==> flow/design.v <==
module dec #(parameter w=2)(
	input [w-1:0] s,
	input e,
	output reg [2**w-1:0] o
);
	always @ (*) begin
		o = 0;
		if (e)
  		  o[s] = 1;
	end
endmodule
module rgst #(
	parameter w=8
)(
	input clk, rst_b, ld, clr,
	input [w-1:0] d,
	output reg [w-1:0] q
);
	always @ (posedge clk, negedge rst_b)
		if (!rst_b)			q <= 0;
		else if (clr)			q <= 0;
		else if (ld)			q <= d;
endmodule
module cntr #(parameter w=8)(
	input clk, rst_b,c_up,clr,
	output reg [w-1:0] q
);
	always @ (posedge clk, negedge rst_b)
		if (!rst_b)			q <= 0;
		else if (c_up)			q <= q+1;
		else if (clr)			q <= 0;
endmodule
module pktmux(
  input [63:0] pkt,msg_len,
  input pad_pkt,zero_pkt,mgln_pkt,
  output reg [63:0] o
);
  always @ (*)
    if (pad_pkt == 1)         o=(1<<63);
    else if (zero_pkt == 1)   o=0;
    else if (mgln_pkt == 1)   o=msg_len;
    else                      o=pkt;
endmodule
module regfl(
  input clk,rst_b,we,
  input [2:0] s,
  input [63:0] d,
  output [511:0] q
);
  wire [7:0] dout;
  dec #(.w(3)) inst1(.s(s),.e(we),.o(dout));
  generate
    genvar i;
    for (i=0; i<8; i=i+1) begin:v
      rgst #(.w(64)) gi(.clk(clk),.rst_b(rst_b),.clr(1'b0),.d(d),.ld(dout[i]),
          .q(q[511-i*64:448-i*64]));
    end
  endgenerate
endmodule
module sha2indpath(
  input clk,rst_b,clr,st_pkt,pad_pkt,zero_pkt,mgln_pkt,
  input [63:0] pkt,
  output [2:0] idx,
  output [511:0] blk
);
  wire [63:0] mlen, mout;
  wire [21:0] mlen_r;
  assign mlen = {42'b0, mlen_r};
  pktmux inst1(.pkt(pkt),.pad_pkt(pad_pkt),.zero_pkt(zero_pkt),
      .mgln_pkt(mgln_pkt),.msg_len(mlen),.o(mout));
  regfl inst2(.clk(clk),.rst_b(rst_b),.we(st_pkt),.d(mout),
      .s(idx),.q(blk));
  cntr #(.w(3)) inst3(.clk(clk),.rst_b(rst_b),.clr(clr),.c_up(st_pkt),.q(idx));
  rgst #(.w(22)) inst4(.clk(clk),.rst_b(rst_b),.clr(clr),.q(mlen_r),
      .ld(st_pkt&(~(pad_pkt|zero_pkt|mgln_pkt))),
      .d(mlen_r+22'd64));
endmodule
module sha2inctrl(
  input clk,rst_b,lst_pkt,
  input [2:0] idx,
  output reg st_pkt,pad_pkt,
  output reg zero_pkt,mgln_pkt,
  output reg blk_val,msg_end
);
  localparam START=0,RX_PKT=1,PAD=2,ZERO=3,MGLN=4,MSG_END=5,STOP=6;
  reg [2:0] st,st_nxt;
  always @ (*)
    case(st)
      START,RX_PKT: if (lst_pkt == 0)             st_nxt=RX_PKT;
                    else                          st_nxt=PAD;
      PAD,ZERO:     if (idx == 6)                 st_nxt=MGLN;
                    else                          st_nxt=ZERO;
      MGLN:                                       st_nxt=MSG_END;
      MSG_END,STOP:                               st_nxt=STOP;
      default:                                    st_nxt=STOP;
    endcase
  always @ (*) begin
    blk_val=0;
    msg_end=0;
    st_pkt=0;
    pad_pkt=0;
    zero_pkt=0;
    mgln_pkt=0;
    case(st)
      START: begin
        st_pkt=1; end
      RX_PKT: begin
        st_pkt=1;
        if (idx == 0)
          blk_val=1; end
      PAD: begin
        st_pkt=1;
        pad_pkt=1;
        if (idx == 0)
          blk_val=1; end
      ZERO: begin
        st_pkt=1;
        zero_pkt=1;
        if (idx == 0)
          blk_val=1; end
      MGLN: begin
        st_pkt=1;
        mgln_pkt=1; end
      MSG_END: begin
        blk_val=1;
        msg_end=1; end
    endcase
  end
  always @ (posedge clk, negedge rst_b)
    if (rst_b == 0)                                 st<=START;
    else                                            st<=st_nxt;
endmodule
module sha2in(
  input clk,rst_b,lst_pkt,
  input [63:0] pkt,
  output [511:0] blk,
  output blk_val,msg_end
);
  wire [2:0] idx;
  wire st_pkt,pad_pkt,zero_pkt,mgln_pkt;
  sha2inctrl ctrl(.clk(clk),.rst_b(rst_b),.lst_pkt(lst_pkt),.idx(idx),
      .st_pkt(st_pkt),.pad_pkt(pad_pkt),.zero_pkt(zero_pkt),
      .mgln_pkt(mgln_pkt),.blk_val(blk_val),.msg_end(msg_end));
  sha2indpath dpath(.clk(clk),.rst_b(rst_b),.clr(1'b0),.st_pkt(st_pkt),
      .pad_pkt(pad_pkt),.zero_pkt(zero_pkt),.mgln_pkt(mgln_pkt),
      .pkt(pkt),.idx(idx),.blk(blk));
endmodule
==> flow/run.sh <==
#!/bin/bash
# the make line also repeats each setting of config.mk as NAME=value (left out here)
make -C /OpenROAD-flow-scripts/flow DESIGN_CONFIG=/design/flow/config.mk WORK_HOME=/design/flow/orfs CLKGATE_MAP_FILE= finish
==> flow/config.mk <==
export PLATFORM = sky130hd
export DESIGN_NAME = sha2in
export DESIGN_NICKNAME = sha2in
export VERILOG_FILES = /design/flow/design.v
export SDC_FILE = /design/flow/constraint.sdc
export NUM_CORES = 4
export LEC_CHECK = 0
export CAP_MARGIN = 20
export CELL_PAD_IN_SITES_DETAIL_PLACEMENT = 2
export CELL_PAD_IN_SITES_GLOBAL_PLACEMENT = 3
export CORE_MARGIN = 2
export CORE_UTILIZATION = 17
export PLACE_DENSITY_LB_ADDON = 0.1
export SETUP_SLACK_MARGIN = 0.83
export SLEW_MARGIN = 20
export TNS_END_PERCENT = 30
==> flow/constraint.sdc <==
create_clock -name core_clock -period 4.69 [get_ports {clk}]
set_input_delay 0.9380 -clock core_clock [delete_from_list [all_inputs] [get_ports {clk}]]
set_output_delay 0.9380 -clock core_clock [all_outputs]
set_load 0.01 [all_outputs]
==> results of run 1 <==
==> through the flow <==
stage / instances / worst slack (ps) / cell area (um2)
after CTS: 3958 / 1220 / 30400
after detailed placement: 3829 / 1640 / 27900
after floorplan: 1793 / 2560 / 20300
after global placement: 3829 / 1730 / 27900
final: 3959 / 1320 / 30400
after global routing: 3958 / 1150 / 30400
==> layer usage <==
metal / up-vias / global-route usage (%) / wire [um]
met3: 109 / 6.08 / 7740
met4: 4 / 4.20 / 2350
li1: 7087 / - / -
met5: - / 0 / 25
met2: 426 / 25.3 / 44300
met1: 8060 / 17.6 / 37100
==> final cells by class <==
type                            instances  area (um2)  share of cell area [%]
Antenna cell                            1        2.50                 0.00823
Clock buffer                          112        2290                    7.53
Clock inverter                         17         218                   0.716
Inverter                               39         146                   0.482
Multi-Input combinational cell       1104        6150                    20.2
Sequential cell                       537       13400                    44.2
Tap cell                             1536        1920                    6.32
Timing Repair Buffer                  613        6230                    20.5
==> impl_metrics.json, run 1 <==
{
  "critPathKind": "reg2out",
  "p_seq_mw": 7.67,
  "cpPeakStageDelay_ps": 600,
  "fp_nets": 1867,
  "status": "complete, no violations",
  "core_area_um2": 118000,
  "p_leak_nw": 13.3,
  "cts_max_level": 3,
  "ctsResizeCount": 0,
  "path_buffers": 2,
  "p_sw_mw": 8.34,
  "via_count": 15700,
  "topCombFamilyByArea": "simple AND/OR/NAND/NOR gates",
  "mux_area_share_pct": 7.85,
  "switching_share_pct": 36.4,
  "grt_max_degree": 111,
  "r2r_slack_ps": 1760,
  "setup_violations": 0,
  "numCtsBuffers": 74,
  "tightest_slew_ps": 1010,
  "fin_skew_ps": 18.2,
  "detailed_place_hpwl_um": 64500,
  "r2r-end": "dpath.inst2.v[0].gi.q[57]",
  "cp_slowest_cell": "clkdlybuf4s50_1",
  "syn-cell-area_um2": 20300,
  "report.final.slew_viol_count": 0,
  "rows": 126,
  "warning_count": 33,
  "drt-total-wl_um": 91600,
  "synth.cellmix.simpleShare_pct": 11.0,
  "crit_family": "buffers and inverters",
  "pin_count": 581,
  "worstPathRequired_ps": 3750,
  "yosysUniqueCellTypes": 35,
  "synth_area_per_cell_um2": 11.3,
  "grt_pass1_wl_um": 133000,
  "edf_count": 0,
  "viasPerCell": 3.96,
  "power_top_consumer": "combinational logic",
  "period_minus_slack_ps": 3370,
  "hold_viol": 0,
  "cp.arrival_ps": 2430,
  "clk_pin_slew_ps": 60,
  "p_comb_share_pct": 41.1,
  "cts_tree": "built",
  "area_leaders": "dfrtp_1 66%, o21ai_0 9.5%, nand2_1 8.4%, mux2_2 6.2%, buf_2 2.1%",
  "utilization_pct": 25.7,
  "worst_setup_path_start_kind": "flop",
  "cellPowerDensity_nw_per_um2": 754,
  "cts_hold_buf": 0,
  "cp_common_cell": "ha_1",
  "cts.sinks": 537,
  "track_usage_pct": 15.0,
  "rsz0062_at_grt": "false",
  "root_buffer": "clkbuf_16",
  "ys_cells": 1793,
  "max_cap_viol_count": 0,
  "seq_power_share_pct": 33.5,
  "vdd_drop_max_mv": 0.219,
  "grt.overflow.total": 0,
  "power.share.clock_pct": 25.4,
  "postSynthSeqShare_pct": 66.3,
  "synth-xor-area-share_pct": 0.735,
  "finalNetCount": 2443,
  "numSynthFlops": 537,
  "gp_congestion": 0.719,
  "syn_inst": 1793,
  "yosys.cell_count.top_type": "dfrtp_1",
  "drc": 0,
  "pg_clk_mw": 5.83,
  "path_depth": 6,
  "grt_antenna_before_repair": 3,
  "largest_area_cell": "dfrtp_1",
  "crit_fanout": 5,
  "ys_sh_aoi_pct": 9.95,
  "fp-utilization_pct": 17.2,
  "startpoint": "dpath.inst3.q[0]",
  "ff2ff_path_depth": 4,
  "fmax_ghz": 0.297,
  "synthArstFlopShare_pct": 100,
  "intPower_mw": 14.6,
  "synth_adder_area_share_pct": 0.432,
  "crit_path_end": "blk_val",
  "chip_area_um2": 122000,
  "hp-class": "in2async",
  "drt_iter0_markers": 572,
  "rr_startpoint": "ctrl.st[1]",
  "drt_pass1_iterations": 4,
  "area_delta_synth_final_pct": 50.0,
  "min_period_over_period_pct": 71.8,
  "fill_cells": 12900,
  "ctsLongestPathBuffers": 3,
  "grt_pass1_vias": 17800,
  "totalPowerFinal_mw": 22.9,
  "port_buffers": 580,
  "die_w_um": 349,
  "drt-wirelength-per-cell_um": 23.1,
  "die_y_um": 349,
  "path_cells": "inv_1, ha_1, ha_1, o21ai_0, nand2b_1, clkdlybuf4s50_1",
  "clk_latency_ps": 620,
  "crit_path_end_kind": "output pin",
  "ant_nets": 0,
  "finalSetupTns_ps": 0,
  "relSlewSlack_pct": 32.2,
  "yosys_area_um2": 20300,
  "comb-power_mw": 9.44,
  "fin_hold_ws_ps": 323,
  "yosysWarnings": 6,
  "top_area_share_pct": 66.2,
  "top_cells_by_count": "536 x dfrtp_1, 456 x nand2_1, 383 x o21ai_0, 111 x mux2_2, 86 x buf_2",
  "post-cts-setup-buffers": 0,
  "synth-main-ff-cell": "dfrtp_1"
}
==> inputs of run 2 (changes only) <==
CELL_PAD_IN_SITES_DETAIL_PLACEMENT = unset   (was 2)
CELL_PAD_IN_SITES_GLOBAL_PLACEMENT = unset   (was 3)
CORE_UTILIZATION = 65   (was 17)
PLACE_DENSITY_LB_ADDON = unset   (was 0.1)
SETUP_SLACK_MARGIN = -0.17   (was 0.83)
TNS_END_PERCENT = unset   (was 30)
clock period = 2.26 ns   (was 4.69 ns; I/O delays follow)
==> impl_metrics.json, run 2 <==
{
  "dp_cells": 2701,
  "cellPowerDensity_nw_per_um2": 1590,
  "stdcell_count": 2806,
  "status": "failed layout checks",
  "ant_nets": 0,
  "via_count": 17600,
  "fp-utilization_pct": 66.1,
  "fin_ws_ps": -175,
  "ys_sh_aoi_pct": 9.95,
  "top_cells_by_count": "536 x dfrtp_1, 456 x nand2_1, 383 x o21ai_0, 111 x mux2_2, 86 x buf_2",
  "grt_pass1_wl_um": 117000,
  "p_sw_mw": 17.1,
  "post_dp_cell_area_um2": 26700,
  "topCombFamilyByArea": "simple AND/OR/NAND/NOR gates",
  "crit_path_end_kind": "output pin",
  "viasPerCell": 6.29,
  "switching_share_pct": 38.0,
  "fp_nets": 1867,
  "crit_fanout": 5,
  "p_leak_nw": 12.9,
  "r2r_slack_ps": -40,
  "synth.cellmix.simpleShare_pct": 11.0,
  "r2r-end": "dpath.inst2.v[1].gi.q[12]",
  "synth-main-ff-cell": "dfrtp_1",
  "yosysWarnings": 6,
  "numSynthFlops": 537,
  "numCtsBuffers": 51,
  "clk_pin_slew_ps": 60,
  "pin_count": 581,
  "cts_max_level": 2,
  "grt_antenna_before_repair": 15,
  "mux_area_share_pct": 7.85,
  "area_delta_synth_final_pct": 39.8,
  "rr_startpoint": "ctrl.st[2]",
  "crit_path_end": "blk_val",
  "grt_pass1_vias": 18300,
  "synthArstFlopShare_pct": 100,
  "report.final.slew_viol_count": 0,
  "yosysUniqueCellTypes": 35,
  "pg_clk_mw": 8.45,
  "ys_cells": 1793,
  "relSlewSlack_pct": 61.8,
  "die_y_um": 181,
  "setup_violations": 8,
  "intPower_mw": 27.9,
  "vdd_drop_max_mv": 1.26,
  "rows": 64,
  "tightest_slew_ps": 573,
  "drc": 0,
  "synth_adder_area_share_pct": 0.432,
  "power.share.clock_pct": 18.8,
  "so.violations": "negative setup slack",
  "drt-total-wl_um": 76600,
  "chip_area_um2": 32600,
  "startpoint": "ctrl.st[2]",
  "p_comb_share_pct": 45.0,
  "worst_setup_path_start_kind": "flop",
  "yosys.cell_count.top_type": "dfrtp_1",
  "path_cells": "or2_2, o21ai_2, nand2b_1, dlygate4sd2_1",
  "synth-xor-area-share_pct": 0.735,
  "path_buffers": 1,
  "cp_slowest_cell": "dfrtp_1",
  "warning_count": 32,
  "hold_viol": 0,
  "final_area_um2": 28300,
  "seq_power_share_pct": 36.2,
  "synth_area_per_cell_um2": 11.3,
  "crit_family": "simple AND/OR/NAND/NOR gates",
  "track_usage_pct": 47.3,
  "die_w_um": 181,
  "syn-cell-area_um2": 20300,
  "period_minus_slack_ps": 2440,
  "comb-power_mw": 20.3,
  "syn_inst": 1793,
  "p_seq_mw": 16.3,
  "detailed_place_hpwl_um": 48100,
  "worstPathRequired_ps": 1810,
  "path_depth": 4,
  "cpPeakStageDelay_ps": 450,
  "edf_count": 0,
  "grt_max_degree": 96,
  "root_buffer": "clkbuf_16",
  "drt_pass1_iterations": 6,
  "cts.sinks": 537,
  "min_period_over_period_pct": 108,
  "largest_area_cell": "dfrtp_1",
  "post-cts-setup-buffers": 0,
  "drt-wirelength-per-cell_um": 27.3,
  "cts_tree": "built",
  "yosys_area_um2": 20300,
  "hp-class": "in2async",
  "core_area_um2": 30700,
  "critPathKind": "reg2out",
  "max_cap_viol_count": 0,
  "utilization_pct": 92.4,
  "port_buffers": 580,
  "grt.overflow.total": 0,
  "cp.arrival_ps": 1980,
  "power_top_consumer": "combinational logic",
  "gp_congestion": 0.896,
  "postSynthSeqShare_pct": 66.3,
  "top_area_share_pct": 66.2,
  "drt_iter0_markers": 2015,
  "finalNetCount": 2433,
  "ctsLongestPathBuffers": 3,
  "clk_latency_ps": 560,
  "fin_skew_ps": 10.7,
  "area_leaders": "dfrtp_1 66%, o21ai_0 9.5%, nand2_1 8.4%, mux2_2 6.2%, buf_2 2.1%",
  "finalSetupTns_ps": -305,
  "fmax_ghz": 0.411,
  "ff2ff_path_depth": 6
}
[run 2: timing repair]
action,in CTS,in global routing
hold buffers,1,0
setup endpoints to repair,1,1
endpoints found under the hold margin,34,0
resized,2,2
[run 2: layout make-up]
| class | instances | area [um2] |
|---|---|---|
| clock inverters | 6 | 57.6 |
| fillers | 1061 | 2330 |
| inverters | 39 | 146 |
| flip-flops and latches | 537 | 13400 |
| multi-input cells | 1104 | 6150 |
| clock buffers | 81 | 1560 |
| repair buffers | 626 | 6440 |
| well taps | 396 | 495 |
| diodes | 17 | 42.5 |
[run 2: metrics by stage]
step                      setup WS [ps]  hold WS, ps  total power [mW]
after floorplan                     130          156              23.6
after global placement              165          390              34.3
after detailed placement           50.7          392              35.3
after CTS                          -158          419              44.6
after global routing               -207          428              46.7
final                              -175          396              45.0
[run 2: routing by layer]
metal / vias to the layer above / GRT usage, % / routed length, um
li1: 7068 / - / -
met1: 8839 / 55.7 / 25000
met2: 1369 / 76.3 / 36900
met3: 361 / 14.5 / 8650
met4: 0 / 30.0 / 5950
met5: - / 0 / 0
==> inputs of run 3 (changes only) <==
ABC_AREA = 1   (was unset)
CAP_MARGIN = 30   (was 20)
CELL_PAD_IN_SITES_GLOBAL_PLACEMENT = 2   (was unset)
CORE_ASPECT_RATIO = 1.21   (was unset)
CORE_MARGIN = 5   (was 2)
CORE_UTILIZATION = 61   (was 65)
CTS_CLUSTER_DIAMETER = 112   (was unset)
GPL_ROUTABILITY_DRIVEN = 0   (was unset)
GPL_TIMING_DRIVEN = 0   (was unset)
HOLD_SLACK_MARGIN = 0.12   (was unset)
MAX_ROUTING_LAYER = met4   (was unset)
PLACE_DENSITY_LB_ADDON = 0.0   (was unset)
SETUP_SLACK_MARGIN = -0.29   (was -0.17)
clock period = 4.0 ns   (was 2.26 ns; I/O delays follow)
==> impl_metrics.json, run 3 <==
{
  "yosysWarnings": 6,
  "synth-xor-area-share_pct": 0.490,
  "ys_sh_aoi_pct": 0.944,
  "status": "aborted with a tool error",
  "chip_area_um2": 39000,
  "synth.cellmix.simpleShare_pct": 30.3,
  "syn_inst": 2471,
  "largest_area_cell": "dfrtp_1",
  "top_cells_by_count": "1502 x nand2_1, 536 x dfrtp_1, 82 x inv_1, 75 x buf_2, 70 x nand3_1",
  "fp_nets": 2545,
  "yosysUniqueCellTypes": 26,
  "synth_area_per_cell_um2": 8.68,
  "fp-utilization_pct": 61.8,
  "postSynthSeqShare_pct": 62.6,
  "synth_adder_area_share_pct": 0.408,
  "yosys.cell_count.top_type": "nand2_1",
  "lastStage": "global placement without I/O (3_1_place_gp_skip_io)",
  "synth-main-ff-cell": "dfrtp_1",
  "die_y_um": 216,
  "top_area_share_pct": 62.5,
  "synthArstFlopShare_pct": 100,
  "core_area_um2": 34700,
  "mux_area_share_pct": 0,
  "yosys_area_um2": 21500,
  "area_leaders": "dfrtp_1 63%, nand2_1 26%, buf_2 1.7%, nand3_1 1.6%, inv_1 1.4%",
  "numSynthFlops": 537,
  "die_w_um": 181,
  "ys_cells": 2471,
  "rows": 75,
  "error": "[ERROR FLW-0024] Place density exceeds 1.0 (current PLACE_DENSITY_LB_ADDON =  0.0). Please check if the value of  PLACE_DENSITY_LB_ADDON is between 0 and 0.99.",
  "syn-cell-area_um2": 21500,
  "topCombFamilyByArea": "simple AND/OR/NAND/NOR gates",
  "edf_count": 0
}
==> inputs of run 4 (changes only) <==
ABC_AREA = unset   (was 1)
CAP_MARGIN = 20   (was 30)
CELL_PAD_IN_SITES_GLOBAL_PLACEMENT = unset   (was 2)
CORE_ASPECT_RATIO = unset   (was 1.21)
CORE_MARGIN = 2   (was 5)
CORE_UTILIZATION = 66   (was 61)
CTS_CLUSTER_DIAMETER = unset   (was 112)
GPL_ROUTABILITY_DRIVEN = unset   (was 0)
GPL_TIMING_DRIVEN = unset   (was 0)
HOLD_SLACK_MARGIN = unset   (was 0.12)
MAX_ROUTING_LAYER = unset   (was met4)
PLACE_DENSITY_LB_ADDON = unset   (was 0.0)
SETUP_SLACK_MARGIN = 0.06   (was -0.29)
clock period = 1.97 ns   (was 4.0 ns; I/O delays follow)
==> impl_metrics.json, run 4 <==
{
  "pin_count": 581,
  "yosysWarnings": 6,
  "numCtsBuffers": 52,
  "port_buffers": 580,
  "syn_inst": 1793,
  "area_leaders": "dfrtp_1 66%, o21ai_0 9.5%, nand2_1 8.4%, mux2_2 6.2%, buf_2 2.1%",
  "grt.overflow.total": 154,
  "synth.cellmix.simpleShare_pct": 11.0,
  "post_dp_cell_area_um2": 26900,
  "root_buffer": "clkbuf_16",
  "ys_cells": 1793,
  "largest_area_cell": "dfrtp_1",
  "edf_count": 0,
  "synth-main-ff-cell": "dfrtp_1",
  "postSynthSeqShare_pct": 66.3,
  "dp_cells": 2722,
  "synth-xor-area-share_pct": 0.735,
  "yosys_area_um2": 20300,
  "chip_area_um2": 32100,
  "cts_max_level": 2,
  "yosys.cell_count.top_type": "dfrtp_1",
  "gp_congestion": 0.888,
  "lastStage": "global routing (5_1_grt)",
  "top_cells_by_count": "536 x dfrtp_1, 456 x nand2_1, 383 x o21ai_0, 111 x mux2_2, 86 x buf_2",
  "die_w_um": 179,
  "numSynthFlops": 537,
  "die_y_um": 179,
  "synth_area_per_cell_um2": 11.3,
  "ctsLongestPathBuffers": 3,
  "error": "[ERROR GRT-0116] Global routing finished with congestion. Check the congestion regions in the DRC Viewer.",
  "fp-utilization_pct": 66.6,
  "status": "aborted with a tool error",
  "core_area_um2": 30400,
  "detailed_place_hpwl_um": 49400,
  "synthArstFlopShare_pct": 100,
  "yosysUniqueCellTypes": 35,
  "fp_nets": 1867,
  "mux_area_share_pct": 7.85,
  "ys_sh_aoi_pct": 9.95,
  "topCombFamilyByArea": "simple AND/OR/NAND/NOR gates",
  "cts.sinks": 537,
  "top_area_share_pct": 66.2,
  "synth_adder_area_share_pct": 0.432,
  "rows": 64,
  "syn-cell-area_um2": 20300,
  "track_usage_pct": 82.8
}
==> run 4: per-layer routing <==
metal	global-route usage [%]	GRT overflow
met1	81.3	1
met2	96.4	73
met3	72.3	0
met4	84.8	80
met5	33.8	0
==> run 4: through the flow <==
step	setup TNS, ps	setup WS [ps]
2_1_floorplan	0	65.3
4_1_cts	-2880	-63.4
3_3_place_gp	0	21.2
3_5_place_dp	-147	-60.3
==> run 4: timing repair <==
item	CTS
gates cloned	28
hold buffers	1
hold endpoints to repair	26
gates resized	181
buffers inserted	26
endpoints found under the setup margin	628
pin swaps	7
==> inputs of run 5 (changes only) <==
CORE_UTILIZATION = 67   (was 66)
CTS_CLUSTER_SIZE = 34   (was unset)
SETUP_SLACK_MARGIN = unset   (was 0.06)
clock period = 1.4 ns   (was 1.97 ns; I/O delays follow)
==> impl_metrics.json, run 5 <==
{
  "fp-utilization_pct": 68.2,
  "die_w_um": 178,
  "detailed_place_hpwl_um": 54300,
  "numSynthFlops": 537,
  "topCombFamilyByArea": "simple AND/OR/NAND/NOR gates",
  "chip_area_um2": 31700,
  "synthArstFlopShare_pct": 100,
  "pin_count": 581,
  "synth_adder_area_share_pct": 0.432,
  "fp_nets": 1867,
  "post_dp_cell_area_um2": 27700,
  "port_buffers": 580,
  "postSynthSeqShare_pct": 66.3,
  "largest_area_cell": "dfrtp_1",
  "top_area_share_pct": 66.2,
  "die_y_um": 178,
  "edf_count": 0,
  "dp_cells": 2766,
  "synth.cellmix.simpleShare_pct": 11.0,
  "yosysWarnings": 6,
  "syn_inst": 1793,
  "synth-xor-area-share_pct": 0.735,
  "gp_congestion": 0.920,
  "area_leaders": "dfrtp_1 66%, o21ai_0 9.5%, nand2_1 8.4%, mux2_2 6.2%, buf_2 2.1%",
  "lastStage": "clock tree synthesis (4_1_cts)",
  "error": "[ERROR DPL-0038] Utilization greater than 100%, impossible to legalize",
  "mux_area_share_pct": 7.85,
  "synth_area_per_cell_um2": 11.3,
  "yosys.cell_count.top_type": "dfrtp_1",
  "core_area_um2": 29700,
  "ys_sh_aoi_pct": 9.95,
  "yosys_area_um2": 20300,
  "yosysUniqueCellTypes": 35,
  "status": "aborted with a tool error",
  "syn-cell-area_um2": 20300,
  "ys_cells": 1793,
  "pre_cts_slack_ps": -704,
  "top_cells_by_count": "536 x dfrtp_1, 456 x nand2_1, 383 x o21ai_0, 111 x mux2_2, 86 x buf_2",
  "rows": 63,
  "synth-main-ff-cell": "dfrtp_1"
}
## run 5: through the flow
| step | power, mW | hold slack, ps | utilization [%] |
|---|---|---|---|
| after floorplan | 39.0 | -15.6 | - |
| after detailed placement | 59.6 | 168 | 93.3 |
| after global placement | 56.9 | 167 | 93.3 |
==> inputs of run 6 (changes only) <==
CORE_UTILIZATION = 64   (was 67)
CTS_CLUSTER_SIZE = 42   (was 34)
SETUP_SLACK_MARGIN = 0.65   (was unset)
clock period = 2.39 ns   (was 1.4 ns; I/O delays follow)
==> impl_metrics.json, run 6 <==
{
  "yosysWarnings": 6,
  "syn_inst": 1793,
  "fp-utilization_pct": 64.6,
  "gp_congestion": 0.887,
  "yosys_area_um2": 20300,
  "port_buffers": 580,
  "ys_cells": 1793,
  "top_area_share_pct": 66.2,
  "detailed_place_hpwl_um": 46700,
  "status": "aborted with a tool error",
  "synth-main-ff-cell": "dfrtp_1",
  "synth.cellmix.simpleShare_pct": 11.0,
  "syn-cell-area_um2": 20300,
  "synth_area_per_cell_um2": 11.3,
  "top_cells_by_count": "536 x dfrtp_1, 456 x nand2_1, 383 x o21ai_0, 111 x mux2_2, 86 x buf_2",
  "mux_area_share_pct": 7.85,
  "die_y_um": 182,
  "edf_count": 0,
  "core_area_um2": 31400,
  "ys_sh_aoi_pct": 9.95,
  "synth-xor-area-share_pct": 0.735,
  "rows": 65,
  "synth_adder_area_share_pct": 0.432,
  "chip_area_um2": 33100,
  "yosys.cell_count.top_type": "dfrtp_1",
  "postSynthSeqShare_pct": 66.3,
  "topCombFamilyByArea": "simple AND/OR/NAND/NOR gates",
  "error": "[ERROR DPL-0038] Utilization greater than 100%, impossible to legalize",
  "area_leaders": "dfrtp_1 66%, o21ai_0 9.5%, nand2_1 8.4%, mux2_2 6.2%, buf_2 2.1%",
  "die_w_um": 182,
  "post_dp_cell_area_um2": 26800,
  "yosysUniqueCellTypes": 35,
  "pin_count": 581,
  "synthArstFlopShare_pct": 100,
  "largest_area_cell": "dfrtp_1",
  "lastStage": "clock tree synthesis (4_1_cts)",
  "numSynthFlops": 537,
  "fp_nets": 1867
}
## run 6: through the flow
| stage | setup WS (ps) | power, mW | hold slack, ps | utilization [%] | instances |
|---|---|---|---|---|---|
| floorplan | 495 | 22.8 | 182 | - | 1793 |
| global placement | 238 | 32.6 | 421 | 85.4 | 2702 |
| detailed placement | 145 | 33.5 | 419 | 85.4 | 2702 |
==> inputs of run 7 (changes only) <==
ABC_AREA = 1   (was unset)
CORE_UTILIZATION = 66   (was 64)
CTS_CLUSTER_DIAMETER = 397   (was unset)
CTS_CLUSTER_SIZE = unset   (was 42)
PLACE_DENSITY = 0.37   (was unset)
SETUP_SLACK_MARGIN = 0.59   (was 0.65)
TNS_END_PERCENT = 10   (was unset)
clock period = 2.48 ns   (was 2.39 ns; I/O delays follow)
==> impl_metrics.json, run 7 <==
{
  "synthArstFlopShare_pct": 100,
  "grt.overflow.total": 13,
  "yosys_area_um2": 21500,
  "ctsLongestPathBuffers": 3,
  "core_area_um2": 32300,
  "status": "aborted with a tool error",
  "numSynthFlops": 537,
  "dp_cells": 3445,
  "root_buffer": "clkbuf_16",
  "gp_congestion": 0.938,
  "synth_adder_area_share_pct": 0.408,
  "synth.cellmix.simpleShare_pct": 30.3,
  "yosysWarnings": 6,
  "synth_area_per_cell_um2": 8.68,
  "syn_inst": 2471,
  "largest_area_cell": "dfrtp_1",
  "synth-xor-area-share_pct": 0.490,
  "error": "[ERROR GRT-0232] Routing congestion too high. Check the congestion heatmap in the GUI.",
  "die_y_um": 184,
  "detailed_place_hpwl_um": 53800,
  "topCombFamilyByArea": "simple AND/OR/NAND/NOR gates",
  "port_buffers": 580,
  "area_leaders": "dfrtp_1 63%, nand2_1 26%, buf_2 1.7%, nand3_1 1.6%, inv_1 1.4%",
  "yosysUniqueCellTypes": 26,
  "track_usage_pct": 75.9,
  "die_w_um": 184,
  "synth-main-ff-cell": "dfrtp_1",
  "chip_area_um2": 34000,
  "mux_area_share_pct": 0,
  "yosys.cell_count.top_type": "nand2_1",
  "rows": 66,
  "top_cells_by_count": "1502 x nand2_1, 536 x dfrtp_1, 82 x inv_1, 75 x buf_2, 70 x nand3_1",
  "numCtsBuffers": 51,
  "fp-utilization_pct": 66.5,
  "cts.sinks": 537,
  "edf_count": 0,
  "ys_cells": 2471,
  "ys_sh_aoi_pct": 0.944,
  "syn-cell-area_um2": 21500,
  "postSynthSeqShare_pct": 62.6,
  "pin_count": 581,
  "cts_max_level": 2,
  "top_area_share_pct": 62.5,
  "lastStage": "global routing (5_1_grt)",
  "fp_nets": 2545
}
run 7: what timing repair did:
action | CTS
gates cloned | 1
resized | 36
endpoints found under the setup margin | 1027
setup buffers | 6
hold endpoints to repair | 44
pin swaps | 4
hold buffers | 1
run 7: per-stage QoR:
stage               setup WS [ps]  power (mW)  util [%]  instance area, um2
floorplan                     600        22.5         -               21600
global placement              286        32.3      86.6               28000
detailed placement            162        33.1      86.6               28000
CTS                           300        41.6      92.3               29800
run 7: layer usage:
metal	global-route usage, %	overflow
met5	28.6	0
met3	62.6	0
met4	74.0	7
met1	76.5	1
met2	91.1	5
==> inputs of run 8 (changes only) <==
ABC_AREA = unset   (was 1)
CORE_UTILIZATION = 72   (was 66)
CTS_CLUSTER_DIAMETER = 347   (was 397)
CTS_CLUSTER_SIZE = 99   (was unset)
PLACE_DENSITY = unset   (was 0.37)
SETUP_SLACK_MARGIN = unset   (was 0.59)
TNS_END_PERCENT = unset   (was 10)
clock period = 2.96 ns   (was 2.48 ns; I/O delays follow)
==> impl_metrics.json, run 8 <==
{
  "grt.overflow.total": 29,
  "topCombFamilyByArea": "simple AND/OR/NAND/NOR gates",
  "top_cells_by_count": "536 x dfrtp_1, 456 x nand2_1, 383 x o21ai_0, 111 x mux2_2, 86 x buf_2",
  "cts_max_level": 1,
  "ctsLongestPathBuffers": 3,
  "lastStage": "global routing (5_1_grt)",
  "postSynthSeqShare_pct": 66.3,
  "largest_area_cell": "dfrtp_1",
  "ys_cells": 1793,
  "edf_count": 0,
  "yosysUniqueCellTypes": 35,
  "yosys.cell_count.top_type": "dfrtp_1",
  "ys_sh_aoi_pct": 9.95,
  "numSynthFlops": 537,
  "synth_area_per_cell_um2": 11.3,
  "syn-cell-area_um2": 20300,
  "numCtsBuffers": 9,
  "area_leaders": "dfrtp_1 66%, o21ai_0 9.5%, nand2_1 8.4%, mux2_2 6.2%, buf_2 2.1%",
  "die_w_um": 172,
  "rows": 61,
  "port_buffers": 580,
  "pin_count": 581,
  "yosys_area_um2": 20300,
  "die_y_um": 172,
  "core_area_um2": 27800,
  "chip_area_um2": 29500,
  "synth.cellmix.simpleShare_pct": 11.0,
  "dp_cells": 2670,
  "synthArstFlopShare_pct": 100,
  "gp_congestion": 0.896,
  "top_area_share_pct": 66.2,
  "track_usage_pct": 75.5,
  "fp_nets": 1867,
  "pre_cts_slack_ps": 141,
  "yosysWarnings": 6,
  "synth-main-ff-cell": "dfrtp_1",
  "syn_inst": 1793,
  "error": "[ERROR GRT-0116] Global routing finished with congestion. Check the congestion regions in the DRC Viewer.",
  "fp-utilization_pct": 73.0,
  "synth-xor-area-share_pct": 0.735,
  "root_buffer": "clkbuf_16",
  "mux_area_share_pct": 7.85,
  "detailed_place_hpwl_um": 57500,
  "synth_adder_area_share_pct": 0.432,
  "status": "aborted with a tool error",
  "cts.sinks": 537
}
==> run 8: timing repair <==
action,4_1_cts
buffers inserted,2
endpoints found under the setup margin,1
pin swaps,0
hold buffers,1
endpoints found under the hold margin,39
resized,3
==> run 8: metal layers <==
layer / overflow / GRT usage, %
met4: 14 / 76.9
met3: 0 / 62.0
met2: 15 / 92.7
met1: 0 / 74.0
met5: 0 / 15.0
==> run 8: stage by stage <==
step	instance area, um2	utilization [%]
2_1_floorplan	20300	-
3_3_place_gp	26500	95.3
3_5_place_dp	26500	95.3
4_1_cts	26800	96.3
==> inputs of run 9 (changes only) <==
CORE_UTILIZATION = 61   (was 72)
CTS_CLUSTER_DIAMETER = unset   (was 347)
CTS_CLUSTER_SIZE = unset   (was 99)
clock period = 1.86 ns   (was 2.96 ns; I/O delays follow)
==> impl_metrics.json, run 9 <==
{
  "largest_area_cell": "dfrtp_1",
  "cts_max_level": 2,
  "mux_area_share_pct": 7.85,
  "yosys_area_um2": 20300,
  "detailed_place_hpwl_um": 48800,
  "rows": 66,
  "cts.sinks": 537,
  "syn_inst": 1793,
  "area_leaders": "dfrtp_1 66%, o21ai_0 9.5%, nand2_1 8.4%, mux2_2 6.2%, buf_2 2.1%",
  "top_area_share_pct": 66.2,
  "ctsLongestPathBuffers": 3,
  "synth_area_per_cell_um2": 11.3,
  "ys_sh_aoi_pct": 9.95,
  "numSynthFlops": 537,
  "numCtsBuffers": 52,
  "chip_area_um2": 34700,
  "dp_cells": 2791,
  "core_area_um2": 32600,
  "yosysWarnings": 6,
  "pin_count": 581,
  "postSynthSeqShare_pct": 66.3,
  "synth-xor-area-share_pct": 0.735,
  "edf_count": 0,
  "die_y_um": 186,
  "syn-cell-area_um2": 20300,
  "fp-utilization_pct": 62.1,
  "synth_adder_area_share_pct": 0.432,
  "fp_nets": 1867,
  "synth-main-ff-cell": "dfrtp_1",
  "topCombFamilyByArea": "simple AND/OR/NAND/NOR gates",
  "die_w_um": 186,
  "root_buffer": "clkbuf_16",
  "error": "[ERROR DPL-0038] Utilization greater than 100%, impossible to legalize",
  "top_cells_by_count": "536 x dfrtp_1, 456 x nand2_1, 383 x o21ai_0, 111 x mux2_2, 86 x buf_2",
  "yosys.cell_count.top_type": "dfrtp_1",
  "synthArstFlopShare_pct": 100,
  "ys_cells": 1793,
  "synth.cellmix.simpleShare_pct": 11.0,
  "port_buffers": 580,
  "yosysUniqueCellTypes": 35,
  "gp_congestion": 0.885,
  "lastStage": "global routing (5_1_grt)",
  "status": "aborted with a tool error"
}
## run 9: what timing repair did
item	4_1_cts
hold buffers	1
setup buffers	40
hold endpoints to repair	28
cloned	26
endpoints found under the setup margin	722
pin swaps	20
resized	252
## run 9: through the flow
| stage | hold WS, ps | total power [mW] | TNS [ps] | setup WS [ps] | instance area [um2] |
|---|---|---|---|---|---|
| after floorplan | 76.4 | 28.9 | -1430 | -34.7 | 20300 |
| after global placement | 336 | 42.6 | -2150 | -80.3 | 27300 |
| after detailed placement | 342 | 43.7 | -14010 | -143 | 27300 |
| after CTS | 346 | 57.9 | -34920 | -148 | 30500 |
==> inputs of run 10 (changes only) <==
ABC_AREA = 0   (was unset)
CELL_PAD_IN_SITES_GLOBAL_PLACEMENT = 0   (was unset)
CORE_UTILIZATION = 67   (was 61)
CTS_CLUSTER_DIAMETER = 312   (was unset)
CTS_CLUSTER_SIZE = 31   (was unset)
GPL_ROUTABILITY_DRIVEN = 0   (was unset)
SETUP_SLACK_MARGIN = 0.52   (was unset)
TNS_END_PERCENT = 45   (was unset)
clock period = 1.97 ns   (was 1.86 ns; I/O delays follow)
==> impl_metrics.json, run 10 <==
{
  "status": "aborted with a tool error",
  "ys_cells": 1793,
  "area_leaders": "dfrtp_1 66%, o21ai_0 9.5%, nand2_1 8.4%, mux2_2 6.2%, buf_2 2.1%",
  "yosysWarnings": 6,
  "mux_area_share_pct": 7.85,
  "chip_area_um2": 31700,
  "syn_inst": 1793,
  "yosysUniqueCellTypes": 35,
  "top_cells_by_count": "536 x dfrtp_1, 456 x nand2_1, 383 x o21ai_0, 111 x mux2_2, 86 x buf_2",
  "port_buffers": 580,
  "fp_nets": 1867,
  "ys_sh_aoi_pct": 9.95,
  "largest_area_cell": "dfrtp_1",
  "yosys_area_um2": 20300,
  "die_w_um": 178,
  "pin_count": 581,
  "rows": 63,
  "synth-main-ff-cell": "dfrtp_1",
  "synthArstFlopShare_pct": 100,
  "postSynthSeqShare_pct": 66.3,
  "error": "[ERROR DPL-0033] detailed placement checks failed during check placement.",
  "top_area_share_pct": 66.2,
  "fp-utilization_pct": 68.2,
  "synth_area_per_cell_um2": 11.3,
  "numSynthFlops": 537,
  "die_y_um": 178,
  "edf_count": 0,
  "syn-cell-area_um2": 20300,
  "synth.cellmix.simpleShare_pct": 11.0,
  "detailed_place_hpwl_um": 51500,
  "dp_cells": 2710,
  "synth_adder_area_share_pct": 0.432,
  "synth-xor-area-share_pct": 0.735,
  "yosys.cell_count.top_type": "dfrtp_1",
  "lastStage": "clock tree synthesis (4_1_cts)",
  "core_area_um2": 29700,
  "topCombFamilyByArea": "simple AND/OR/NAND/NOR gates"
}
-- run 10: metrics by stage --
stage	cell area (um2)	worst slack (ps)	utilization, %
3_3_place_gp	27000	44.5	90.9
2_1_floorplan	20600	75.3	-
3_5_place_dp	27000	-141	90.9
==> inputs of run 11 (changes only) <==
ABC_AREA = unset   (was 0)
CELL_PAD_IN_SITES_GLOBAL_PLACEMENT = unset   (was 0)
CORE_UTILIZATION = 15   (was 67)
CTS_CLUSTER_DIAMETER = unset   (was 312)
CTS_CLUSTER_SIZE = unset   (was 31)
GPL_ROUTABILITY_DRIVEN = unset   (was 0)
SETUP_SLACK_MARGIN = unset   (was 0.52)
TNS_END_PERCENT = unset   (was 45)
clock period = 5.64 ns   (was 1.97 ns; I/O delays follow)
==> impl_metrics.json, run 11 <==
{
  "hp-class": "reg2reg",
  "ant_nets": 0,
  "edf_count": 0,
  "worstPathRequired_ps": 4510,
  "startpoint": "dpath.inst3.q[0]",
  "max_cap_viol_count": 0,
  "period_minus_slack_ps": 3530,
  "r2r_slack_ps": 2370,
  "drt-total-wl_um": 75000,
  "crit_path_end": "blk_val",
  "fmax_ghz": 0.284,
  "holdPathEnd": "dpath.inst2.v[4].gi.q[3]",
  "pin_count": 581,
  "clk_pin_slew_ps": 70,
  "drt_pass1_iterations": 5,
  "port_buffers": 580,
  "cellPowerDensity_nw_per_um2": 600,
  "relSlewSlack_pct": 35.5,
  "path_cells": "inv_1, ha_1, ha_1, o21ai_0, nand2b_1, clkdlybuf4s50_1",
  "drt_iter0_markers": 962,
  "pre_cts_slack_ps": 2300,
  "fp-utilization_pct": 15.1,
  "critPathKind": "reg2out",
  "comb-power_mw": 7.47,
  "yosys.cell_count.top_type": "dfrtp_1",
  "hp-start": "dpath.inst2.v[4].gi.q[3]",
  "p_leak_nw": 13.1,
  "dp_cells": 4060,
  "area_leaders": "dfrtp_1 66%, o21ai_0 9.5%, nand2_1 8.4%, mux2_2 6.2%, buf_2 2.1%",
  "detailed_place_hpwl_um": 53800,
  "switching_share_pct": 35.9,
  "intPower_mw": 11.7,
  "cp.arrival_ps": 2400,
  "grt_antenna_before_repair": 9,
  "whs_path_depth": 2,
  "cp_common_cell": "ha_1",
  "fin_ws_ps": 2110,
  "crit_fanout": 5,
  "gp_congestion": 0.772,
  "synthArstFlopShare_pct": 100,
  "grt_pass1_vias": 15500,
  "cpPeakStageDelay_ps": 610,
  "fill_cells": 14400,
  "p_comb_share_pct": 41.0,
  "min_period_over_period_pct": 62.5,
  "area_delta_synth_final_pct": 49.5,
  "grt_max_degree": 127,
  "rr_startpoint": "ctrl.st[1]",
  "utilization_pct": 22.7,
  "yosys_area_um2": 20300,
  "root_buffer": "clkbuf_16",
  "warning_count": 33,
  "topCombFamilyByArea": "simple AND/OR/NAND/NOR gates",
  "pg_clk_mw": 4.38,
  "ctsLongestPathBuffers": 3,
  "r2r-end": "dpath.inst2.v[7].gi.q[27]",
  "mux_area_share_pct": 7.85,
  "viasPerCell": 3.61,
  "numCtsBuffers": 67,
  "ys_cells": 1793,
  "syn-cell-area_um2": 20300,
  "rows": 134,
  "die_y_um": 372,
  "synth_adder_area_share_pct": 0.432,
  "via_count": 15100,
  "top_area_share_pct": 66.2,
  "finalNetCount": 2436,
  "post-cts-setup-buffers": 0,
  "fin_skew_ps": 32.9,
  "postSynthSeqShare_pct": 66.3,
  "final-comb-area_um2": 6140,
  "die_w_um": 372,
  "status": "complete, no violations",
  "drc": 0,
  "track_usage_pct": 10.7,
  "fp_nets": 1867,
  "syn_inst": 1793,
  "numSynthFlops": 537,
  "seq_power_share_pct": 34.8,
  "seq_area_um2": 13400,
  "stdcell_count": 4182,
  "cts.sinks": 537,
  "p_sw_mw": 6.52,
  "cts_tree": "built",
  "crit_path_end_kind": "output pin",
  "synth_area_per_cell_um2": 11.3,
  "yosysUniqueCellTypes": 35,
  "cp_slowest_cell": "clkdlybuf4s50_1",
  "cts_max_level": 3,
  "power_top_consumer": "combinational logic",
  "clk_latency_ps": 650,
  "rsz0062_at_grt": "false",
  "fin_hold_ws_ps": 475,
  "cts_hold_buf": 0,
  "path_depth": 6,
  "crit_family": "buffers and inverters",
  "ff2ff_path_depth": 4,
  "tightest_slew_ps": 967,
  "vdd_drop_max_mv": 0.275,
  "hold_viol": 0,
  "path_buffers": 2,
  "report.final.slew_viol_count": 0,
  "finalSetupTns_ps": 0,
  "ctsResizeCount": 0,
  "worst_setup_path_start_kind": "flop",
  "power.share.clock_pct": 24.1,
  "yosysWarnings": 6,
  "synth-xor-area-share_pct": 0.735,
  "ys_sh_aoi_pct": 9.95,
  "core_area_um2": 134000,
  "synth-main-ff-cell": "dfrtp_1",
  "p_seq_mw": 6.34,
  "grt_pass1_wl_um": 109000,
  "largest_area_cell": "dfrtp_1",
  "chip_area_um2": 138000,
  "drt-wirelength-per-cell_um": 17.9,
  "setup_violations": 0,
  "grt.overflow.total": 0,
  "top_cells_by_count": "536 x dfrtp_1, 456 x nand2_1, 383 x o21ai_0, 111 x mux2_2, 86 x buf_2",
  "synth.cellmix.simpleShare_pct": 11.0
}
==> run 11: layer usage <==
| layer | vias up | global-route usage [%] | part of all wire, % |
|---|---|---|---|
| li1 | 7081 | - | - |
| met1 | 7447 | 13.4 | 43 |
| met2 | 462 | 17.0 | 47 |
| met3 | 96 | 4.07 | 8.6 |
| met4 | 2 | 3.01 | 2.0 |
| met5 | - | 0 | 0.027 |
==> run 11: final cells by class <==
type,instances,share of cell area [%]
diodes,4,0.0330
clock buffers,83,6.10
clock inverters,34,1.23
inverters,39,0.483
multi-input cells,1104,20.3
flip-flops and latches,537,44.3
well taps,1768,7.30
repair buffers,613,20.3
==> run 11: per-stage QoR <==
stage / power, mW / instance area [um2]
CTS: 18.5 / 30300
detailed placement: 14.0 / 28100
global route: 19.4 / 30300
finish: 18.2 / 30300
floorplan: 9.46 / 20300
global placement: 13.9 / 28100
==> inputs of run 12 (changes only) <==
ABC_AREA = 0   (was unset)
CELL_PAD_IN_SITES_DETAIL_PLACEMENT = 0   (was unset)
CORE_ASPECT_RATIO = 1.43   (was unset)
CORE_MARGIN = 6   (was 2)
CORE_UTILIZATION = 30   (was 15)
CTS_CLUSTER_DIAMETER = 255   (was unset)
GPL_TIMING_DRIVEN = 1   (was unset)
MIN_ROUTING_LAYER = met1   (was unset)
PLACE_DENSITY_LB_ADDON = 0.12   (was unset)
SLEW_MARGIN = 30   (was 20)
clock period = 4.67 ns   (was 5.64 ns; I/O delays follow)
==> impl_metrics.json, run 12 <==
{
  "fin_skew_ps": 12.2,
  "cts.sinks": 537,
  "synth.cellmix.simpleShare_pct": 11.0,
  "ys_sh_aoi_pct": 9.95,
  "grt_pass1_vias": 15700,
  "fin_ws_ps": 1460,
  "critPathKind": "reg2out",
  "synth-main-ff-cell": "dfrtp_1",
  "crit_path_end": "blk_val",
  "setup_violations": 0,
  "power_top_consumer": "combinational logic",
  "cts_max_level": 2,
  "clk_latency_ps": 600,
  "grt_antenna_before_repair": 2,
  "grt.overflow.total": 0,
  "area_delta_synth_final_pct": 42.4,
  "track_usage_pct": 18.8,
  "p_seq_mw": 7.68,
  "grt_pass1_wl_um": 107000,
  "p_comb_share_pct": 42.5,
  "power.share.clock_pct": 21.3,
  "die_w_um": 229,
  "top_cells_by_count": "536 x dfrtp_1, 456 x nand2_1, 383 x o21ai_0, 111 x mux2_2, 86 x buf_2",
  "hp-class": "in2async",
  "hold_viol": 0,
  "pg_clk_mw": 4.52,
  "chip_area_um2": 74000,
  "utilization_pct": 43.3,
  "fmax_ghz": 0.311,
  "pin_count": 581,
  "r2r_slack_ps": 1720,
  "worst_setup_path_start_kind": "flop",
  "num_antenna_cells": 0,
  "viasPerCell": 4.57,
  "syn-cell-area_um2": 20300,
  "numCtsBuffers": 54,
  "drt-total-wl_um": 72000,
  "postSynthSeqShare_pct": 66.3,
  "grt_max_degree": 109,
  "worstPathRequired_ps": 3740,
  "yosysUniqueCellTypes": 35,
  "relSlewSlack_pct": 36.1,
  "cellPowerDensity_nw_per_um2": 736,
  "min_period_over_period_pct": 68.8,
  "comb-power_mw": 9.02,
  "path_cells": "inv_1, ha_1, ha_1, o21ai_0, nand2b_1, clkdlybuf4s50_1",
  "numSynthFlops": 537,
  "port_buffers": 580,
  "ctsLongestPathBuffers": 3,
  "seq_power_share_pct": 36.2,
  "yosysWarnings": 6,
  "fp_nets": 1867,
  "r2r-end": "dpath.inst2.v[0].gi.q[30]",
  "tightest_slew_ps": 958,
  "ctsResizeCount": 0,
  "rsz0062_at_grt": "false",
  "drt-wirelength-per-cell_um": 22.1,
  "cp_slowest_cell": "clkdlybuf4s50_1",
  "edf_count": 0,
  "cts_tree": "built",
  "drt_iter0_markers": 739,
  "synthArstFlopShare_pct": 100,
  "rr_startpoint": "ctrl.st[1]",
  "ff2ff_path_depth": 4,
  "post-cts-setup-buffers": 0,
  "via_count": 14900,
  "detailed_place_hpwl_um": 52400,
  "clk_pin_slew_ps": 60,
  "vdd_drop_max_mv": 0.407,
  "warning_count": 31,
  "drc": 0,
  "core_area_um2": 66600,
  "die_y_um": 323,
  "report.final.slew_viol_count": 0,
  "finalNetCount": 2426,
  "area_leaders": "dfrtp_1 66%, o21ai_0 9.5%, nand2_1 8.4%, mux2_2 6.2%, buf_2 2.1%",
  "top_area_share_pct": 66.2,
  "synth-xor-area-share_pct": 0.735,
  "cp.arrival_ps": 2280,
  "yosys.cell_count.top_type": "dfrtp_1",
  "switching_share_pct": 35.7,
  "fill_cells": 6483,
  "rows": 113,
  "crit_family": "buffers and inverters",
  "pre_cts_slack_ps": 1670,
  "synth_adder_area_share_pct": 0.432,
  "cp_common_cell": "ha_1",
  "intPower_mw": 13.6,
  "root_buffer": "clkbuf_16",
  "synth_area_per_cell_um2": 11.3,
  "crit_path_end_kind": "output pin",
  "mux_area_share_pct": 7.85,
  "drt_pass1_iterations": 4,
  "p_sw_mw": 7.59,
  "yosys_area_um2": 20300,
  "cts_hold_buf": 0,
  "syn_inst": 1793,
  "ys_cells": 1793,
  "startpoint": "dpath.inst3.q[0]",
  "max_cap_viol_count": 0,
  "p_leak_nw": 12.9,
  "fp-utilization_pct": 30.4,
  "cpPeakStageDelay_ps": 570,
  "finalSetupTns_ps": 0,
  "largest_area_cell": "dfrtp_1",
  "path_buffers": 2,
  "topCombFamilyByArea": "simple AND/OR/NAND/NOR gates",
  "period_minus_slack_ps": 3210,
  "path_depth": 6,
  "ant_nets": 0,
  "crit_fanout": 5,
  "gp_congestion": 0.785,
  "status": "complete, no violations"
}
## run 12: final cells by class
| cell class | instances | area, um2 | area share, % |
|---|---|---|---|
| Timing Repair Buffer | 616 | 6180 | 21.4 |
| Inverter | 39 | 146 | 0.507 |
| Clock inverter | 14 | 156 | 0.542 |
| Multi-Input combinational cell | 1104 | 6150 | 21.3 |
| Sequential cell | 537 | 13400 | 46.6 |
| Tap cell | 862 | 1080 | 3.74 |
| Clock buffer | 85 | 1710 | 5.93 |
## run 12: through the flow
| stage | power (mW) | hold WS [ps] | area (um2) | instances |
|---|---|---|---|---|
| floorplan | 11.4 | 363 | 20300 | 1793 |
| CTS | 21.7 | 441 | 28800 | 3256 |
| detailed placement | 17.0 | 469 | 27000 | 3157 |
| global route | 22.6 | 185 | 28900 | 3257 |
| global placement | 16.8 | 461 | 27000 | 3157 |
| finish | 21.2 | 205 | 28900 | 3257 |
## run 12: layer usage
layer  up-vias  part of all wire, %  global-route usage, %
li1       7041                    -                      -
met1      7265                   39                   21.6
met2       457                   50                   33.1
met3       117                  7.0                   5.86
met4         4                  3.9                   6.69
met5         -                0.038                      0
==> inputs of run 13 (changes only) <==
ABC_AREA = 1   (was 0)
CELL_PAD_IN_SITES_DETAIL_PLACEMENT = unset   (was 0)
CELL_PAD_IN_SITES_GLOBAL_PLACEMENT = 1   (was unset)
CORE_ASPECT_RATIO = 0.94   (was 1.43)
CORE_MARGIN = 2   (was 6)
CORE_UTILIZATION = 65   (was 30)
CTS_CLUSTER_DIAMETER = 312   (was 255)
CTS_CLUSTER_SIZE = 80   (was unset)
GPL_ROUTABILITY_DRIVEN = 1   (was unset)
GPL_TIMING_DRIVEN = unset   (was 1)
HOLD_SLACK_MARGIN = 0.27   (was unset)
MIN_ROUTING_LAYER = unset   (was met1)
PLACE_DENSITY_LB_ADDON = unset   (was 0.12)
SETUP_SLACK_MARGIN = 0.47   (was unset)
SLEW_MARGIN = 20   (was 30)
TNS_END_PERCENT = 20   (was unset)
clock period = 1.86 ns   (was 4.67 ns; I/O delays follow)
==> impl_metrics.json, run 13 <==
{
  "synth_area_per_cell_um2": 8.68,
  "postSynthSeqShare_pct": 62.6,
  "lastStage": "global placement (3_3_place_gp)",
  "numSynthFlops": 537,
  "core_area_um2": 32500,
  "yosys_area_um2": 21500,
  "yosys.cell_count.top_type": "nand2_1",
  "yosysWarnings": 6,
  "synth-xor-area-share_pct": 0.490,
  "die_w_um": 191,
  "synthArstFlopShare_pct": 100,
  "fp_nets": 2545,
  "ys_sh_aoi_pct": 0.944,
  "edf_count": 0,
  "error": "[ERROR GPL-0301] Utilization 116.124 % exceeds 100%.",
  "ys_cells": 2471,
  "status": "aborted with a tool error",
  "synth-main-ff-cell": "dfrtp_1",
  "yosysUniqueCellTypes": 26,
  "pin_count": 581,
  "rows": 64,
  "die_y_um": 180,
  "largest_area_cell": "dfrtp_1",
  "chip_area_um2": 34500,
  "top_area_share_pct": 62.5,
  "area_leaders": "dfrtp_1 63%, nand2_1 26%, buf_2 1.7%, nand3_1 1.6%, inv_1 1.4%",
  "synth_adder_area_share_pct": 0.408,
  "synth.cellmix.simpleShare_pct": 30.3,
  "topCombFamilyByArea": "simple AND/OR/NAND/NOR gates",
  "top_cells_by_count": "1502 x nand2_1, 536 x dfrtp_1, 82 x inv_1, 75 x buf_2, 70 x nand3_1",
  "mux_area_share_pct": 0,
  "fp-utilization_pct": 66.0,
  "syn_inst": 2471,
  "syn-cell-area_um2": 21500
}
==> inputs of run 14 (changes only) <==
ABC_AREA = unset   (was 1)
CELL_PAD_IN_SITES_GLOBAL_PLACEMENT = unset   (was 1)
CORE_ASPECT_RATIO = unset   (was 0.94)
CORE_UTILIZATION = 57   (was 65)
CTS_CLUSTER_DIAMETER = unset   (was 312)
CTS_CLUSTER_SIZE = 43   (was 80)
GPL_ROUTABILITY_DRIVEN = unset   (was 1)
HOLD_SLACK_MARGIN = unset   (was 0.27)
SETUP_SLACK_MARGIN = unset   (was 0.47)
TNS_END_PERCENT = unset   (was 20)
clock period = 2.29 ns   (was 1.86 ns; I/O delays follow)
==> impl_metrics.json, run 14 <==
{
  "p_leak_nw": 13.0,
  "fmax_ghz": 0.455,
  "finalNetCount": 2436,
  "yosysWarnings": 6,
  "synth_adder_area_share_pct": 0.432,
  "cp.arrival_ps": 1740,
  "yosys.cell_count.top_type": "dfrtp_1",
  "drt-wirelength-per-cell_um": 22.8,
  "worstPathRequired_ps": 1830,
  "vdd_drop_max_mv": 1.03,
  "path_buffers": 3,
  "core_area_um2": 35300,
  "p_seq_mw": 15.8,
  "yosysUniqueCellTypes": 35,
  "relSlewSlack_pct": 54.5,
  "cts_max_level": 2,
  "yosys_area_um2": 20300,
  "postSynthSeqShare_pct": 66.3,
  "edf_count": 0,
  "seq_power_share_pct": 36.1,
  "r2r_slack_ps": 160,
  "synth.cellmix.simpleShare_pct": 11.0,
  "totalPowerFinal_mw": 43.7,
  "chip_area_um2": 37100,
  "top_cells_by_count": "536 x dfrtp_1, 456 x nand2_1, 383 x o21ai_0, 111 x mux2_2, 86 x buf_2",
  "via_count": 15800,
  "fp-utilization_pct": 57.4,
  "gp_congestion": 0.842,
  "fin_skew_ps": 22.0,
  "crit_family": "flip-flops",
  "synth-main-ff-cell": "dfrtp_1",
  "port_buffers": 580,
  "drt_pass1_iterations": 5,
  "period_minus_slack_ps": 2200,
  "numSynthFlops": 537,
  "power_top_consumer": "combinational logic",
  "area_leaders": "dfrtp_1 66%, o21ai_0 9.5%, nand2_1 8.4%, mux2_2 6.2%, buf_2 2.1%",
  "switching_share_pct": 35.7,
  "power.share.clock_pct": 20.5,
  "mux_area_share_pct": 7.85,
  "numCtsBuffers": 53,
  "synth-xor-area-share_pct": 0.735,
  "viasPerCell": 5.52,
  "cts.sinks": 537,
  "die_y_um": 193,
  "detailed_place_hpwl_um": 46000,
  "tightest_slew_ps": 682,
  "crit_fanout": 3,
  "grt.overflow.total": 0,
  "area_delta_synth_final_pct": 41.0,
  "ys_cells": 1793,
  "drc": 0,
  "comb-power_mw": 18.9,
  "rows": 69,
  "intPower_mw": 28.1,
  "cpPeakStageDelay_ps": 380,
  "dp_cells": 2763,
  "setup_violations": 0,
  "drt-total-wl_um": 65400,
  "grt_max_degree": 90,
  "p_sw_mw": 15.6,
  "clk_latency_ps": 580,
  "pin_count": 581,
  "fp_nets": 1867,
  "synth_area_per_cell_um2": 11.3,
  "track_usage_pct": 35.7,
  "topCombFamilyByArea": "simple AND/OR/NAND/NOR gates",
  "grt_pass1_vias": 16100,
  "pre_cts_slack_ps": 172,
  "max_cap_viol_count": 0,
  "cts_tree": "built",
  "ff2ff_path_depth": 10,
  "fill_cells": 2156,
  "root_buffer": "clkbuf_16",
  "startpoint": "dpath.inst3.q[1]",
  "grt_antenna_before_repair": 7,
  "path_depth": 7,
  "r2r-end": "dpath.inst2.v[7].gi.q[21]",
  "p_comb_share_pct": 43.3,
  "ant_nets": 0,
  "report.final.slew_viol_count": 0,
  "fin_ws_ps": 89.9,
  "hp-class": "in2async",
  "status": "complete, no violations",
  "worst_setup_path_start_kind": "flop",
  "critPathKind": "reg2out",
  "pg_clk_mw": 8.96,
  "stdcell_count": 2870,
  "syn-cell-area_um2": 20300,
  "min_period_over_period_pct": 96.1,
  "warning_count": 32,
  "path_cells": "inv_2, ha_2, ha_1, o21ai_1, buf_4, nand2b_1, buf_2",
  "ys_sh_aoi_pct": 9.95,
  "rr_startpoint": "dpath.inst3.q[1]",
  "drt_iter0_markers": 964,
  "top_area_share_pct": 66.2,
  "die_w_um": 193,
  "largest_area_cell": "dfrtp_1",
  "clk_pin_slew_ps": 60,
  "synthArstFlopShare_pct": 100,
  "crit_path_end": "blk_val",
  "cp_slowest_cell": "dfrtp_1",
  "cellPowerDensity_nw_per_um2": 1530,
  "grt_pass1_wl_um": 98800,
  "syn_inst": 1793,
  "crit_path_end_kind": "output pin",
  "ctsLongestPathBuffers": 3,
  "hold_viol": 0
}
[run 14: cell type report]
cell class                 count  area [um2]  share of cell area [%]
multi-input combinational   1104        6140                    21.5
timing repair buffer         627        6440                    22.5
clock inverter                13         173                   0.604
antenna                        7        17.5                  0.0613
clock buffer                  82        1650                    5.76
sequential                   537       13400                    47.0
tap                          461         577                    2.02
inverter                      39         146                   0.512
[run 14: layer usage]
metal | GRT usage (%) | vias up | part of all wire, %
met5 | 0 | - | 0
met3 | 12.2 | 157 | 10
met4 | 16.4 | 0 | 5.0
met1 | 43.3 | 7913 | 36
li1 | - | 7061 | -
met2 | 58.0 | 698 | 49
[run 14: metrics by stage]
step           util, %  setup TNS (ps)  cell area, um2  hold WS, ps
2_1_floorplan        -               0           20300          162
3_3_place_gp      75.6               0           26700          433
3_5_place_dp      75.6               0           26700          435
4_1_cts           80.9               0           28500          435
5_1_grt           80.9           -2.64           28600          435
6_report          80.9               0           28600          432
[run 14: repair_timing]
item	4_1_cts	5_1_grt
setup buffers	3	1
hold buffers	1	0
cloned	0	0
endpoints found under the hold margin	44	0
resized	6	1
endpoints found under the setup margin	1	4
pin swaps	0	1
==> inputs of run 15 (changes only) <==
CELL_PAD_IN_SITES_DETAIL_PLACEMENT = 1   (was unset)
CORE_ASPECT_RATIO = 1.54   (was unset)
CORE_UTILIZATION = 28   (was 57)
CTS_CLUSTER_SIZE = 95   (was 43)
GPL_ROUTABILITY_DRIVEN = 0   (was unset)
MAX_ROUTING_LAYER = met4   (was unset)
MIN_ROUTING_LAYER = met2   (was unset)
clock period = 2.41 ns   (was 2.29 ns; I/O delays follow)
==> impl_metrics.json, run 15 <==
{
  "crit_path_end_kind": "flop",
  "drt-wirelength-per-cell_um": 23.2,
  "drc": 0,
  "setup_violations": 0,
  "utilization_pct": 40.8,
  "warning_count": 31,
  "fin_skew_ps": 18.1,
  "numCtsBuffers": 52,
  "r2r-end": "dpath.inst2.v[4].gi.q[58]",
  "edf_count": 0,
  "die_w_um": 221,
  "drt_pass1_iterations": 7,
  "core_area_um2": 71700,
  "synth_adder_area_share_pct": 0.432,
  "relSlewSlack_pct": 60.0,
  "grt.overflow.total": 0,
  "syn_inst": 1793,
  "fp-utilization_pct": 28.2,
  "period_minus_slack_ps": 2330,
  "topCombFamilyByArea": "simple AND/OR/NAND/NOR gates",
  "power.share.clock_pct": 20.7,
  "postSynthSeqShare_pct": 66.3,
  "hp-class": "in2async",
  "synth_area_per_cell_um2": 11.3,
  "mux_area_share_pct": 7.85,
  "cp.arrival_ps": 2780,
  "synth-main-ff-cell": "dfrtp_1",
  "worst_setup_path_start_kind": "flop",
  "grt_max_degree": 129,
  "p_seq_mw": 15.1,
  "cpPeakStageDelay_ps": 620,
  "intPower_mw": 26.7,
  "port_buffers": 580,
  "grt_pass1_vias": 25000,
  "drt-total-wl_um": 77800,
  "largest_area_cell": "dfrtp_1",
  "root_buffer": "clkbuf_16",
  "dp_cells": 3235,
  "tightest_slew_ps": 598,
  "status": "complete, no violations",
  "pin_count": 581,
  "power_top_consumer": "combinational logic",
  "p_leak_nw": 13.1,
  "hold_viol": 0,
  "ys_sh_aoi_pct": 9.95,
  "syn-cell-area_um2": 20300,
  "area_delta_synth_final_pct": 44.4,
  "ys_cells": 1793,
  "synth-xor-area-share_pct": 0.735,
  "path_buffers": 1,
  "vdd_drop_max_mv": 0.825,
  "r2r_slack_ps": 80,
  "cts_tree": "built",
  "p_sw_mw": 15.9,
  "path_depth": 4,
  "rsz0062_at_grt": "false",
  "finalNetCount": 2441,
  "worstPathRequired_ps": 2870,
  "crit_fanout": 64,
  "fp_nets": 1867,
  "crit_path_end": "dpath.inst2.v[4].gi.q[58]",
  "comb-power_mw": 18.8,
  "grt_pass1_wl_um": 112000,
  "p_comb_share_pct": 43.9,
  "crit_family": "simple AND/OR/NAND/NOR gates",
  "track_usage_pct": 31.2,
  "switching_share_pct": 37.3,
  "viasPerCell": 6.60,
  "top_area_share_pct": 66.2,
  "ctsLongestPathBuffers": 3,
  "clk_pin_slew_ps": 60,
  "report.final.slew_viol_count": 0,
  "min_period_over_period_pct": 96.6,
  "yosys_area_um2": 20300,
  "top_cells_by_count": "536 x dfrtp_1, 456 x nand2_1, 383 x o21ai_0, 111 x mux2_2, 86 x buf_2",
  "via_count": 22100,
  "synth.cellmix.simpleShare_pct": 11.0,
  "stdcell_count": 3345,
  "area_leaders": "dfrtp_1 66%, o21ai_0 9.5%, nand2_1 8.4%, mux2_2 6.2%, buf_2 2.1%",
  "clk_latency_ps": 610,
  "chip_area_um2": 74600,
  "pg_clk_mw": 8.86,
  "startpoint": "ctrl.st[2]",
  "ff2ff_path_depth": 4,
  "fmax_ghz": 0.430,
  "yosys.cell_count.top_type": "dfrtp_1",
  "cellPowerDensity_nw_per_um2": 1460,
  "detailed_place_hpwl_um": 52600,
  "ant_nets": 0,
  "cts.sinks": 537,
  "yosysWarnings": 6,
  "yosysUniqueCellTypes": 35,
  "path_cells": "or3_1, o2111ai_4, buf_8, o21ai_0",
  "die_y_um": 338,
  "cts_max_level": 2,
  "seq_power_share_pct": 35.3,
  "drt_iter0_markers": 3171,
  "fill_cells": 7844,
  "cp_slowest_cell": "or3_1",
  "grt_antenna_before_repair": 0,
  "synthArstFlopShare_pct": 100,
  "critPathKind": "reg2reg",
  "numSynthFlops": 537,
  "max_cap_viol_count": 0,
  "rows": 122,
  "rr_startpoint": "ctrl.st[2]"
}
-- run 15: area by class of cell --
| class | count | area (um2) | share of cell area (%) |
|---|---|---|---|
| Tap cell | 930 | 1160 | 3.98 |
| Antenna cell | 4 | 10.0 | 0.0342 |
| Inverter | 39 | 146 | 0.500 |
| Clock buffer | 77 | 1590 | 5.42 |
| Multi-Input combinational cell | 1104 | 6150 | 21.0 |
| Clock inverter | 21 | 244 | 0.834 |
| Sequential cell | 537 | 13400 | 45.9 |
| Timing Repair Buffer | 633 | 6520 | 22.3 |
-- run 15: per-layer routing --
layer  up-vias  global-route usage (%)  part of all wire, %  wire length (um)
li1       7023                       -                    -                 -
met4         0                    9.11                   10              7860
met3       661                    36.0                   37             28800
met5         -                       -                    0                 0
met1      7714                       -                    0                 0
met2      6672                    38.1                   53             41100
-- run 15: metrics by stage --
stage / power (mW) / hold WS, ps / setup TNS (ps) / setup WS [ps] / cell area [um2]
3_3_place_gp: 32.5 / 462 / 0 / 115 / 27300
4_1_cts: 42.3 / 395 / 0 / 8.59 / 29200
5_1_grt: 45.0 / 422 / 0 / 1.68 / 29200
3_5_place_dp: 33.3 / 469 / -442 / -58.2 / 27300
2_1_floorplan: 22.1 / 186 / 0 / 280 / 20300
6_report: 42.7 / 430 / 0 / 82.9 / 29300
-- run 15: timing repair --
item,4_1_cts,5_1_grt
pin swaps,0,1
cloned,0,2
hold buffers,1,0
endpoints found under the setup margin,41,39
buffers inserted,2,3
endpoints found under the hold margin,34,0
resized,6,7
Power figures rest on the tool's default switching activity, not on a simulated workload.
